==> inputs of job 8738 <==
// cordic_stage
module cordic_stage (clk, reset, X_i, Y_i, Z_i, X_O, Y_O, Z_O);
export LEC_CHECK = 0
export ABC_AREA = 0
export CAP_MARGIN = 20
export CELL_PAD_IN_SITES_GLOBAL_PLACEMENT = 2
export CORE_MARGIN = 2
export CORE_UTILIZATION = 47
export GPL_ROUTABILITY_DRIVEN = 0
export GPL_TIMING_DRIVEN = 1
export MAX_ROUTING_LAYER = met4
export MIN_ROUTING_LAYER = met1
export SETUP_SLACK_MARGIN = 0.04
export SLEW_MARGIN = 20
create_clock -name core_clock -period 4.81 [get_ports {clk}]
run.sh (not shown) runs the stock make flow with config.mk's settings and CLKGATE_MAP_FILE=.
==> inputs of job 1945, as changes to job 8738 <==
==> flow/config.mk (replaced) <==
export PLATFORM = sky130hd
export DESIGN_NAME = cordic_stage
export DESIGN_NICKNAME = cordic_stage
export VERILOG_FILES = /design/flow/design.v
export SDC_FILE = /design/flow/constraint.sdc
export NUM_CORES = 4
export LEC_CHECK = 0
export CAP_MARGIN = 20
export CORE_MARGIN = 2
export CORE_UTILIZATION = 70
export CTS_CLUSTER_DIAMETER = 354
export CTS_CLUSTER_SIZE = 13
export SLEW_MARGIN = 20
==> flow/constraint.sdc (replaced) <==
create_clock -name core_clock -period 2.87 [get_ports {clk}]
set_input_delay 0.5740 -clock core_clock [delete_from_list [all_inputs] [get_ports {clk}]]
set_output_delay 0.5740 -clock core_clock [all_outputs]
set_load 0.01 [all_outputs]
==> results <==
| item | job 1945 | job 8738 |
|---|---|---|
| Outcome | complete, but fails checks | complete, no violations |
| Reasons for failing layout checks | negative setup slack | - |
| Placed cell count | 8846 | 8539 |
| Min-Delay Startpoint | reset | dff_st9.out |
| Met2 routed WL | 98.7 mm | 73.9 mm |
| Instance count on the critical path | 12 | 5 |
| Critical Path Sink Type | register | primary output |
| Total number of tap cells | 1070 | 1625 |
| Met3 usage in global routing | 0.0492 | 0.0288 |
| Startpoint of the worst-slack reg-to-reg timing path | reg16byout_st5.reg_out[8] | reg16bzout_st9.reg_out[15] |
| Met2 capacity usage during global routing | 0.679 | 0.420 |
| 1st-iter DRT viols | 8048 | 3217 |
| Worst endpoint data arrival time | 4.23 ns | 3.41 ns |
| Post-Place Worst Slack | -0.368 ns | 0.942 ns |
| OpenROAD warning count | 100 | 101 |

==> inputs of v26 <==
cordic_stage again, from the RTL that the note above started with.
Settings: LEC_CHECK=0, CAP_MARGIN=10, CELL_PAD_IN_SITES_DETAIL_PLACEMENT=1, CELL_PAD_IN_SITES_GLOBAL_PLACEMENT=0, CORE_MARGIN=2, CORE_UTILIZATION=15, CTS_CLUSTER_SIZE=43, GPL_ROUTABILITY_DRIVEN=1, GPL_TIMING_DRIVEN=1, MAX_ROUTING_LAYER=met4, MIN_ROUTING_LAYER=met1, PLACE_DENSITY_LB_ADDON=0.01, SLEW_MARGIN=0, TNS_END_PERCENT=15; clock period 5.04 ns.
==> inputs of v29, as changes to v26 <==
==> flow/config.mk (replaced) <==
export PLATFORM = sky130hd
export DESIGN_NAME = cordic_stage
export DESIGN_NICKNAME = cordic_stage
export VERILOG_FILES = /design/flow/design.v
export SDC_FILE = /design/flow/constraint.sdc
export NUM_CORES = 4
export LEC_CHECK = 0
export CAP_MARGIN = 5
export CELL_PAD_IN_SITES_GLOBAL_PLACEMENT = 0
export CORE_MARGIN = 2
export CORE_UTILIZATION = 56
export CTS_CLUSTER_SIZE = 43
export GPL_ROUTABILITY_DRIVEN = 0
export GPL_TIMING_DRIVEN = 1
export MAX_ROUTING_LAYER = met4
export MIN_ROUTING_LAYER = met1
export PLACE_DENSITY_LB_ADDON = 0.01
export SLEW_MARGIN = 0
==> flow/constraint.sdc (replaced) <==
create_clock -name core_clock -period 3.36 [get_ports {clk}]
set_input_delay 0.6720 -clock core_clock [delete_from_list [all_inputs] [get_ports {clk}]]
set_output_delay 0.6720 -clock core_clock [all_outputs]
set_load 0.01 [all_outputs]
==> impl_metrics.json <==
{
  "final.signal_buffer_count": 177,
  "fin_skew_ps": 44.4,
  "num_antenna_cells": 6,
  "setup_ws_ps": 402,
  "buffer_area_share_pct": 2.36,
  "status": "timing/DRC/antenna clean",
  "track_usage_pct": 12.5,
  "final_area_mm2": 0.0694,
  "cts-buffers-inserted": 123,
  "comb_area_mm2": 0.0402,
  "clkCellAreaFrac_pct": 6.16,
  "min_period_ps": 4640,
  "worst_skew_pair.late_latency_ps": 880
}
# the run above: v26

==> impl_metrics.json <==
{
  "clkCellAreaFrac_pct": 4.66,
  "cts-buffers-inserted": 88,
  "status": "timing/DRC/antenna clean",
  "num_antenna_cells": 0,
  "comb_area_mm2": 0.0406,
  "final.signal_buffer_count": 351,
  "fin_skew_ps": 21.8,
  "worst_skew_pair.late_latency_ps": 660,
  "track_usage_pct": 28.5,
  "final_area_mm2": 0.0653
}
# the run above: v29


==> inputs of 04-17 <==
Starting RTL as in the previous note.
Design cordic_stage, start of the top module:
module cordic_stage (clk, reset, X_i, Y_i, Z_i, X_O, Y_O, Z_O);
export LEC_CHECK = 0
export CAP_MARGIN = 20
export CORE_ASPECT_RATIO = 0.5
export CORE_MARGIN = 2
export CORE_UTILIZATION = 72
export CTS_CLUSTER_DIAMETER = 392
export CTS_CLUSTER_SIZE = 95
export SETUP_SLACK_MARGIN = 0.16
export SLEW_MARGIN = 20
export TNS_END_PERCENT = 5
create_clock -name core_clock -period 1.07 [get_ports {clk}]
==> 06-18: changes against 04-17 <==
- ABC_AREA: unset -> 1
- CORE_ASPECT_RATIO: 0.5 -> unset
- CTS_CLUSTER_DIAMETER: 392 -> 400
- CTS_CLUSTER_SIZE: 95 -> 99
- PLACE_DENSITY: unset -> 0.42
- SETUP_SLACK_MARGIN: 0.16 -> unset
- TNS_END_PERCENT: 5 -> unset
==> flow/constraint.sdc (replaced) <==
create_clock -name core_clock -period 1.39 [get_ports {clk}]
set_input_delay 0.2780 -clock core_clock [delete_from_list [all_inputs] [get_ports {clk}]]
set_output_delay 0.2780 -clock core_clock [all_outputs]
set_load 0.01 [all_outputs]
==> results.json <==
{
  "status": "stopped before the end",
  "stop_stage": "4_1_cts",
  "firstError": "[ERROR DPL-0038] Utilization greater than 100%, impossible to legalize",
  "syn-cell-area_um2": 57900,
  "dpl.cell_count": 10100,
  "ys_area_um2": 57900,
  "ys_sh_simple_pct": 19.8,
  "fp_nets": 7832,
  "synthXorXnorAreaFrac_pct": 9.16,
  "fp-utilization_pct": 72.8,
  "yosys-top-cells-count": "890 x nor2_1, 783 x dfxtp_1, 773 x ha_1",
  "die_h_um": 204,
  "post-place-ws_ns": -2.29,
  "compound_area_share_pct": 20.1,
  "ys_top_logic_family": "AND-OR/OR-AND gates",
  "synth_area_per_cell_um2": 8.31,
  "synthCells": 6961,
  "yosysTopAreaCellShare_pct": 27.1,
  "synth.distinct_cells": 92
}
That was 04-17.
==> results.json <==
{
  "status": "stopped before the end",
  "stop_stage": "3_5_place_dp",
  "firstError": "[ERROR DPL-0038] Utilization greater than 100%, impossible to legalize",
  "synth_area_per_cell_um2": 6.76,
  "yosys-top-cells-count": "1669 x nand2_1, 1140 x inv_1, 1105 x a21oi_1",
  "die_h_um": 293,
  "synthXorXnorAreaFrac_pct": 3.28,
  "ys_top_logic_family": "simple AND/OR/NAND/NOR gates",
  "yosysTopAreaCellShare_pct": 26.1,
  "synthCells": 8884,
  "synth.distinct_cells": 51,
  "fp-utilization_pct": 72.9,
  "fp_nets": 9755,
  "ys_sh_simple_pct": 24.2,
  "synth-async-reset-ratio_pct": 0
}
That was 06-18.

==> run a: inputs <==
cordic_stage again, from the RTL that the note above started with.
Settings: LEC_CHECK=0, CAP_MARGIN=10, CELL_PAD_IN_SITES_DETAIL_PLACEMENT=2, CELL_PAD_IN_SITES_GLOBAL_PLACEMENT=0, CORE_MARGIN=7, CORE_UTILIZATION=15, CTS_CLUSTER_DIAMETER=68, CTS_CLUSTER_SIZE=43, GPL_ROUTABILITY_DRIVEN=1, GPL_TIMING_DRIVEN=0, MAX_ROUTING_LAYER=met4, MIN_ROUTING_LAYER=met1, PLACE_DENSITY_LB_ADDON=0.07, SLEW_MARGIN=0, TNS_END_PERCENT=15; clock period 4.98 ns.
==> run b (differences from run a) <==
- CAP_MARGIN: 10 -> 5
- CELL_PAD_IN_SITES_DETAIL_PLACEMENT: 2 -> not set
- CORE_MARGIN: 7 -> 2
- CORE_UTILIZATION: 15 -> 70
- CTS_CLUSTER_DIAMETER: 68 -> not set
- GPL_ROUTABILITY_DRIVEN: 1 -> 0
- GPL_TIMING_DRIVEN: 0 -> 1
- PLACE_DENSITY_LB_ADDON: 0.07 -> not set
- SLEW_MARGIN: 0 -> 15
- TNS_END_PERCENT: 15 -> not set
==> flow/constraint.sdc (replaced) <==
create_clock -name core_clock -period 2.9 [get_ports {clk}]
set_input_delay 0.5800 -clock core_clock [delete_from_list [all_inputs] [get_ports {clk}]]
set_output_delay 0.5800 -clock core_clock [all_outputs]
set_load 0.01 [all_outputs]
==> run c (differences from run a) <==
- CAP_MARGIN: 10 -> 20
- CELL_PAD_IN_SITES_DETAIL_PLACEMENT: 2 -> not set
- CELL_PAD_IN_SITES_GLOBAL_PLACEMENT: 0 -> not set
- CORE_MARGIN: 7 -> 2
- CORE_UTILIZATION: 15 -> 68
- CTS_CLUSTER_DIAMETER: 68 -> not set
- CTS_CLUSTER_SIZE: 43 -> not set
- GPL_ROUTABILITY_DRIVEN: 1 -> not set
- GPL_TIMING_DRIVEN: 0 -> not set
- MAX_ROUTING_LAYER: met4 -> not set
- MIN_ROUTING_LAYER: met1 -> not set
- PLACE_DENSITY_LB_ADDON: 0.07 -> not set
- SLEW_MARGIN: 0 -> 20
- TNS_END_PERCENT: 15 -> not set
==> flow/constraint.sdc (replaced) <==
create_clock -name core_clock -period 2.86 [get_ports {clk}]
set_input_delay 0.5720 -clock core_clock [delete_from_list [all_inputs] [get_ports {clk}]]
set_output_delay 0.5720 -clock core_clock [all_outputs]
set_load 0.01 [all_outputs]
==> notes <==
- Run a went through all stages and came out clean. Run b finished with setup timing left. Run c never finished: it broke off in 5_1_grt with GRT-0232.
- Of run a and run b, run a has the higher worst setup slack (gap 0.66 ns).
- Against run b, the non-clock buffer count of run a is lower by 715.
- Cell area: run a is smaller than run b (about 5%).
- In run b the critical path depth is higher than in run a, by 5.
- Register-to-register slack: run a is better than run b (0.78 ns).
==> figures <==
|  | run c | run a | run b |
|---|---|---|---|
| Slowest cell delay on critical path | - | 0.64 ns | 0.60 ns |
| Worst setup slack after placement | -0.481 ns | -0.819 ns | -0.363 ns |
| Number of well taps | - | 5038 | 1070 |
| # diodes | - | 18 | 9 |
| Via density per instance | - | 4.20 | 6.56 |
| Clock Network Area Fraction | - | 5.83% | 4.13% |
| DR vias | - | 52000 | 59300 |
| Hold Slack | - | 0.441 ns | 0.362 ns |
| Status | stopped before the end | finished clean | finished with violations |
| Failing step | 5_1_grt | - | - |
| Reasons for failing layout checks | - | - | setup timing |
| Sum Neg Setup Slack | - | 0 ns | -9.37 ns |
| Cell Rows | 106 | 227 | 105 |
| Minimum setup slack among reg-to-reg paths | - | 0.35 ns | -0.43 ns |
